## run A
Design RSA_TOP, start of the top module:
module RSA_TOP (
    clk, rst_n, in_valid,
    in_p, in_q, in_e, in_c,
    out_valid, out_m
);
clock: 59.8 ns
lec_check: 0
abc_area: 1
cap_margin: 5
core_aspect_ratio: 0.89
core_margin: 2
core_utilization: 72
cts_cluster_diameter: 190
gpl_timing_driven: 1
max_routing_layer: met4
min_routing_layer: met1
slew_margin: 5
tns_end_percent: 75
run.sh (not shown) runs the stock make flow with config.mk's settings and CLKGATE_MAP_FILE=.
Run A terminated abnormally: global routing reported ODB-0269.
#### Input delta (run B over run A)
-- flow/config.mk --
<<< run A, line 8
export ABC_AREA = 1
export CAP_MARGIN = 5
export CORE_ASPECT_RATIO = 0.89
export CORE_MARGIN = 2
export CORE_UTILIZATION = 72
export CTS_CLUSTER_DIAMETER = 190
export GPL_TIMING_DRIVEN = 1
>>> run B, line 8
export ABC_AREA = 1
export CAP_MARGIN = 20
export CORE_ASPECT_RATIO = 0.89
export CORE_MARGIN = 2
export CORE_UTILIZATION = 71
export CTS_CLUSTER_DIAMETER = 203
export GPL_TIMING_DRIVEN = 1
==> flow/constraint.sdc <==
create_clock -name core_clock -period 61.4 [get_ports {clk}]
set_input_delay 12.2800 -clock core_clock [delete_from_list [all_inputs] [get_ports {clk}]]
set_output_delay 12.2800 -clock core_clock [all_outputs]
set_load 0.01 [all_outputs]
--- outcome ---
- As far as chip area line of the yosys report goes, run A and run B are indistinguishable; the numbers are identical.
- From run B to run A, post-synthesis instance area did not move at all.
- From the logs: run B reached the end of the flow and failed the layout checks with negative setup slack.
- Looking at die boundary width across run A and run B, the one that comes out lower is run A.
- The cell total after placement of run A and that of run B are within noise of each other.
- Between run B and run A, the instance area after placement does not differ in any meaningful way.
- Summary of run B over run A: final HPWL from detailed placement up 5400 um, number of buffers inserted to repair setup after CTS shrank by 26%, number of instances resized during post-cts repair lost about 20%, weighted congestion at the end of routability-driven global placement rose 0.76%.
Changes in run C relative to run B:
==> flow/config.mk <==
export PLATFORM = sky130hd
export DESIGN_NAME = RSA_TOP
export DESIGN_NICKNAME = RSA_TOP
export VERILOG_FILES = /design/flow/design.v
export SDC_FILE = /design/flow/constraint.sdc
export NUM_CORES = 4
export LEC_CHECK = 0
export CAP_MARGIN = 20
export CORE_MARGIN = 2
export CORE_UTILIZATION = 55
export SLEW_MARGIN = 20
==> flow/constraint.sdc <==
create_clock -name core_clock -period 85.7 [get_ports {clk}]
set_input_delay 17.1400 -clock core_clock [delete_from_list [all_inputs] [get_ports {clk}]]
set_output_delay 17.1400 -clock core_clock [all_outputs]
set_load 0.01 [all_outputs]
Findings:
- Comparing run B and run C, post-route standard cell area excluding fillers is lower on run C.
- Run C leaves more setup margin than run B.
- As of run C, vertical extent of the die had risen by more than 10% compared to run B.
- Run B → run C: worst hold slack across all endpoints went down by 0.0033 ns; cell total in the yosys stat output lost about 12%; share of synthesized cell area in full adder, half adder and majority cells decreased 0.25 points.
- The end-of-flow core utilization reported for run C is smaller than that of run B by 25 points.
- Run C: all stages complete, timing, DRC and antenna checks passed
- What run B reported for tap cell count has to be multiplied by 1.3 to get the figure for run C.
Inputs modified between run C and run D:
-- flow/config.mk --
<<< run C, line 7
export LEC_CHECK = 0
export CAP_MARGIN = 20
export CORE_MARGIN = 2
export CORE_UTILIZATION = 55
export SLEW_MARGIN = 20
>>> run D, line 7
export LEC_CHECK = 0
export ABC_AREA = 1
export CAP_MARGIN = 20
export CORE_MARGIN = 2
export CORE_UTILIZATION = 70
export CTS_CLUSTER_DIAMETER = 227
export PLACE_DENSITY = 0.65
export SLEW_MARGIN = 20
==> flow/constraint.sdc <==
create_clock -name core_clock -period 62.8 [get_ports {clk}]
set_input_delay 12.5600 -clock core_clock [delete_from_list [all_inputs] [get_ports {clk}]]
set_output_delay 12.5600 -clock core_clock [all_outputs]
set_load 0.01 [all_outputs]
### Flow results
Run D: flow complete, layout not clean; failing: negative setup slack. Run D gives less number of unique standard cell types used by synthesis than run C did. From run C to run D the numbers moved as follows: wire length did not really move, fraction of area in non-clock buffers now larger.

* * *

Starting RTL as in the previous note.
export LEC_CHECK = 0
export ABC_AREA = 1
export CAP_MARGIN = 5
export CORE_ASPECT_RATIO = 0.89
export CORE_MARGIN = 2
export CORE_UTILIZATION = 72
export CTS_CLUSTER_DIAMETER = 190
export GPL_TIMING_DRIVEN = 1
export MAX_ROUTING_LAYER = met4
export MIN_ROUTING_LAYER = met1
export SLEW_MARGIN = 5
export TNS_END_PERCENT = 75
create_clock -name core_clock -period 53.3 [get_ports {clk}]
The starting point aborted during global routing on GRT-0232.
==> next run, changes <==
==> flow/config.mk (replaced) <==
export PLATFORM = sky130hd
export DESIGN_NAME = RSA_TOP
export DESIGN_NICKNAME = RSA_TOP
export VERILOG_FILES = /design/flow/design.v
export SDC_FILE = /design/flow/constraint.sdc
export NUM_CORES = 4
export LEC_CHECK = 0
export ABC_AREA = 1
export CAP_MARGIN = 25
export CELL_PAD_IN_SITES_DETAIL_PLACEMENT = 1
export CELL_PAD_IN_SITES_GLOBAL_PLACEMENT = 2
export CORE_MARGIN = 2
export CORE_UTILIZATION = 40
export CTS_CLUSTER_SIZE = 31
export GPL_ROUTABILITY_DRIVEN = 0
export MAX_ROUTING_LAYER = met4
export MIN_ROUTING_LAYER = met2
export PLACE_DENSITY_LB_ADDON = 0.1
export SETUP_SLACK_MARGIN = 5.0
export SLEW_MARGIN = 40
The changed run stopped in global routing, error GRT-0232.
Die area increases by 79%.
Area after synthesis does not change.
Synthesized cell count stays the same.
==> next run, changes <==
==> flow/config.mk (replaced) <==
export PLATFORM = sky130hd
export DESIGN_NAME = RSA_TOP
export DESIGN_NICKNAME = RSA_TOP
export VERILOG_FILES = /design/flow/design.v
export SDC_FILE = /design/flow/constraint.sdc
export NUM_CORES = 4
export LEC_CHECK = 0
export CAP_MARGIN = 20
export CORE_MARGIN = 2
export CORE_UTILIZATION = 68
export SLEW_MARGIN = 20
==> flow/constraint.sdc (replaced) <==
create_clock -name core_clock -period 25.5 [get_ports {clk}]
set_input_delay 5.1000 -clock core_clock [delete_from_list [all_inputs] [get_ports {clk}]]
set_output_delay 5.1000 -clock core_clock [all_outputs]
set_load 0.01 [all_outputs]
The new run did not get past clock tree synthesis on DPL-0033.
Synthesized cell count drops by 12%.
Die area drops by 40%.
Synthesized area climbs by 0.96%.

* * *

Starting RTL as in the previous note.
## RSA_TOP
module RSA_TOP (
    clk, rst_n, in_valid,
    in_p, in_q, in_e, in_c,
    out_valid, out_m
);
clock: 46.5 ns
lec_check: 0
abc_area: 1
cap_margin: 20
core_margin: 2
core_utilization: 62
cts_cluster_diameter: 340
cts_cluster_size: 95
place_density: 0.41
slew_margin: 20
The first run ended with an error in global routing.
Rerun with:
Settings changed: ABC_AREA 1 to not set, CORE_UTILIZATION 62 to 40, CTS_CLUSTER_DIAMETER 340 to not set, CTS_CLUSTER_SIZE 95 to not set, PLACE_DENSITY 0.41 to not set.
Clock period 46.5 ns to 90.0 ns, I/O delays scaled along.
Effect: Now the flow produced a clean layout. Synthesized cell count came out lower by 12%. Die area rises by 56%. Synthesized area is higher by 0.96%.
Rerun with:
Settings changed: CORE_UTILIZATION 40 to 10.
Clock period 90.0 ns to 104.0 ns, I/O delays scaled along.
Result: The changed run completed with no timing, DRC or antenna violations; setup slack gains 10 ns; synthesized area stays the same; critical path depth is lower by 8.
Rerun with:
Settings changed: ABC_AREA set to 1, CELL_PAD_IN_SITES_GLOBAL_PLACEMENT set to 1, CORE_UTILIZATION 10 to 40.
Clock period 104.0 ns to 98.2 ns, I/O delays scaled along.
=> The new run passed the timing, design-rule and antenna checks; clock skew came out lower by 0.012 ns; worst setup slack degrades by 3.6 ns; core utilization goes up by 30 points; cell area came out lower by 12%; wire length came out higher by 2.2%; global-route usage is higher by 17 points; hold slack loses 0.017 ns; fmax came out higher by 2.5%; area after synthesis came out lower by 0.95%; critical path depth goes up by 31.

* * *

== job 101 ==
Starting RTL as in the previous note.
// RSA_TOP
module RSA_TOP (
    clk, rst_n, in_valid,
    in_p, in_q, in_e, in_c,
    out_valid, out_m
);
Settings: LEC_CHECK=0, ABC_AREA=1, CAP_MARGIN=20, CORE_MARGIN=4, CORE_UTILIZATION=26, GPL_TIMING_DRIVEN=1, HOLD_SLACK_MARGIN=0.23, MAX_ROUTING_LAYER=met4, PLACE_DENSITY=0.57, SETUP_SLACK_MARGIN=5.0, SLEW_MARGIN=40, TNS_END_PERCENT=65; clock period 54.8 ns.
The flow for job 101 finished, though final verification flagged setup timing.
> inputs changed (job 101 -> job 102)
Settings: removing SETUP_SLACK_MARGIN (formerly 5.0); removing ABC_AREA (formerly 1); removing MAX_ROUTING_LAYER (formerly met4); changing CORE_MARGIN from 4 to 2; changing SLEW_MARGIN from 40 to 20; removing HOLD_SLACK_MARGIN (formerly 0.23); removing GPL_TIMING_DRIVEN (formerly 1); removing PLACE_DENSITY (formerly 0.57); removing TNS_END_PERCENT (formerly 65); changing CORE_UTILIZATION from 26 to 40; changing the clock period (ns, I/O delays scaled along) from 54.8 to 85.7.
Compared with job 101, job 102 shows via count of the first global-routing pass that has gone down by a little under 10%.
Status | job 101 and job 102 | clean except job 101
Job 102: floorplan core density higher than job 101
Setup slack after layout, job 101 and job 102, higher one = job 102.
Job 102 -> job 101: insertion delay to the later sink of the worst-skew pair flat
Job 101 has a higher final area than job 102.
Going from job 101 to job 102, the die area was shrunk.
Job 102 vs job 101 — chip area estimate from yosys synthesis rose about 1%.
Taking job 101 as 1.0, job 102 lands at 1.08 on largest net degree at the start of global routing.

* * *

job 2075:
RSA_TOP again, from the RTL that the note above started with.
export LEC_CHECK = 0
export ABC_AREA = 1
export CAP_MARGIN = 40
export CORE_MARGIN = 2
export CORE_UTILIZATION = 72
export CTS_CLUSTER_DIAMETER = 227
export HOLD_SLACK_MARGIN = 0.29
export PLACE_DENSITY = 0.65
export SLEW_MARGIN = 20
create_clock -name core_clock -period 62.8 [get_ports {clk}]
STATUS run=job 2075 STAGES=ALL_DONE FINAL_CHECKS=FAILED CAUSE=setup timing
### job 2075 -> job 5334
- CTS_CLUSTER_DIAMETER: 227 -> unset
- ABC_AREA: 1 -> unset
- PLACE_DENSITY: 0.65 -> unset
- CAP_MARGIN: 40 -> 20
- CORE_UTILIZATION: 72 -> 40
- HOLD_SLACK_MARGIN: 0.29 -> unset
- the clock period (ns, I/O delays scaled along): 62.8 -> 143.0
[summary]
- Having completed the whole flow, job 5334 delivered a layout that passed the timing, design-rule and antenna checks.
- Chip area in the Yosys report ends up higher on job 5334.
- Going from job 2075 to job 5334, the clock-buffer cell count was found to have gone down by 2.
- Job 5334 against job 2075: number of placed instances with taps included lost about 3.6%; number of failing setup endpoints in the final timing report lost 7.
diff inputs: job 5334 => job 7378
- CORE_MARGIN now 5, was 2
- CTS_CLUSTER_DIAMETER now 285, previously not set
- CTS_CLUSTER_SIZE now 99, previously not set
- CAP_MARGIN now 35, was 20
- the clock period (ns, I/O delays scaled along) now 90.0, was 143.0
--- outcome ---
Summed instance area of the synthesized netlist: job 5334 vs job 7378 identical. Going from job 5334 to job 7378, smallest hold slack was more or less identical; footprint of the flip-flops and latches was more or less identical; number of post-CTS setup repair buffers was more or less identical; register-to-register slack went down by 47.27 ns.
--- input diff job 7378..job 2329 ---
- SLEW_MARGIN: 20 -> 5
- CORE_MARGIN: 5 -> 10
- CORE_UTILIZATION: 40 -> 25
- CAP_MARGIN: 35 -> 40
- TNS_END_PERCENT: unset -> 5
- CORE_ASPECT_RATIO: unset -> 0.5
- GPL_ROUTABILITY_DRIVEN: unset -> 0
Findings:
- Job 2329 finished every step from synthesis to the final layout, and the layout passed the timing, design-rule and antenna checks.
- Count of clock-buffer cells in the layout ends up higher on job 2329.
- From job 7378 to job 2329 the numbers moved as follows: clock period minus final worst setup slack grew by 0.065 ns.
- The higher utilization after layout of job 2329 and job 7378 is in job 7378.
- Between job 7378 and job 2329, initial standard-cell utilization of the core decreased.
--- input diff job 2329..job 263 ---
- clearing CTS_CLUSTER_SIZE, which used to be 99
- clearing TNS_END_PERCENT, which used to be 5
- swapping 25 for 40 in CORE_UTILIZATION
- swapping 40 for 20 in CAP_MARGIN
- swapping 10 for 2 in CORE_MARGIN
- putting HOLD_SLACK_MARGIN at 0.23 where nothing was set
- clearing CTS_CLUSTER_DIAMETER, which used to be 285
- putting MAX_ROUTING_LAYER at met4 where nothing was set
- swapping 5 for 20 in SLEW_MARGIN
- clearing GPL_ROUTABILITY_DRIVEN, which used to be 0
- clearing CORE_ASPECT_RATIO, which used to be 0.5
Results
Looking at the reports, job 263 completed the entire flow and the layout it produced met the timing, design-rule and antenna checks.
A capture point of the worst path of private_D[6]$_DFFE_PN0P_ is what job 2329 shows, while private_D[0]$_DFFE_PN0P_ belongs to job 263.
Job 263 gives less via count than job 2329 did.
Job 263 against job 2329: register area ~0 delta, final setup slack of the worst path +0.19 ns, wire length -3.7%, post-route core utilization +15 points, remaining max-slew budget at the tightest pin -14 points.
Final design area excluding fillers: job 263 better than job 2329
Looking at highest-delay cell along the critical path, the or4_1 result is from job 263; the or4b_2 one comes from job 2329.
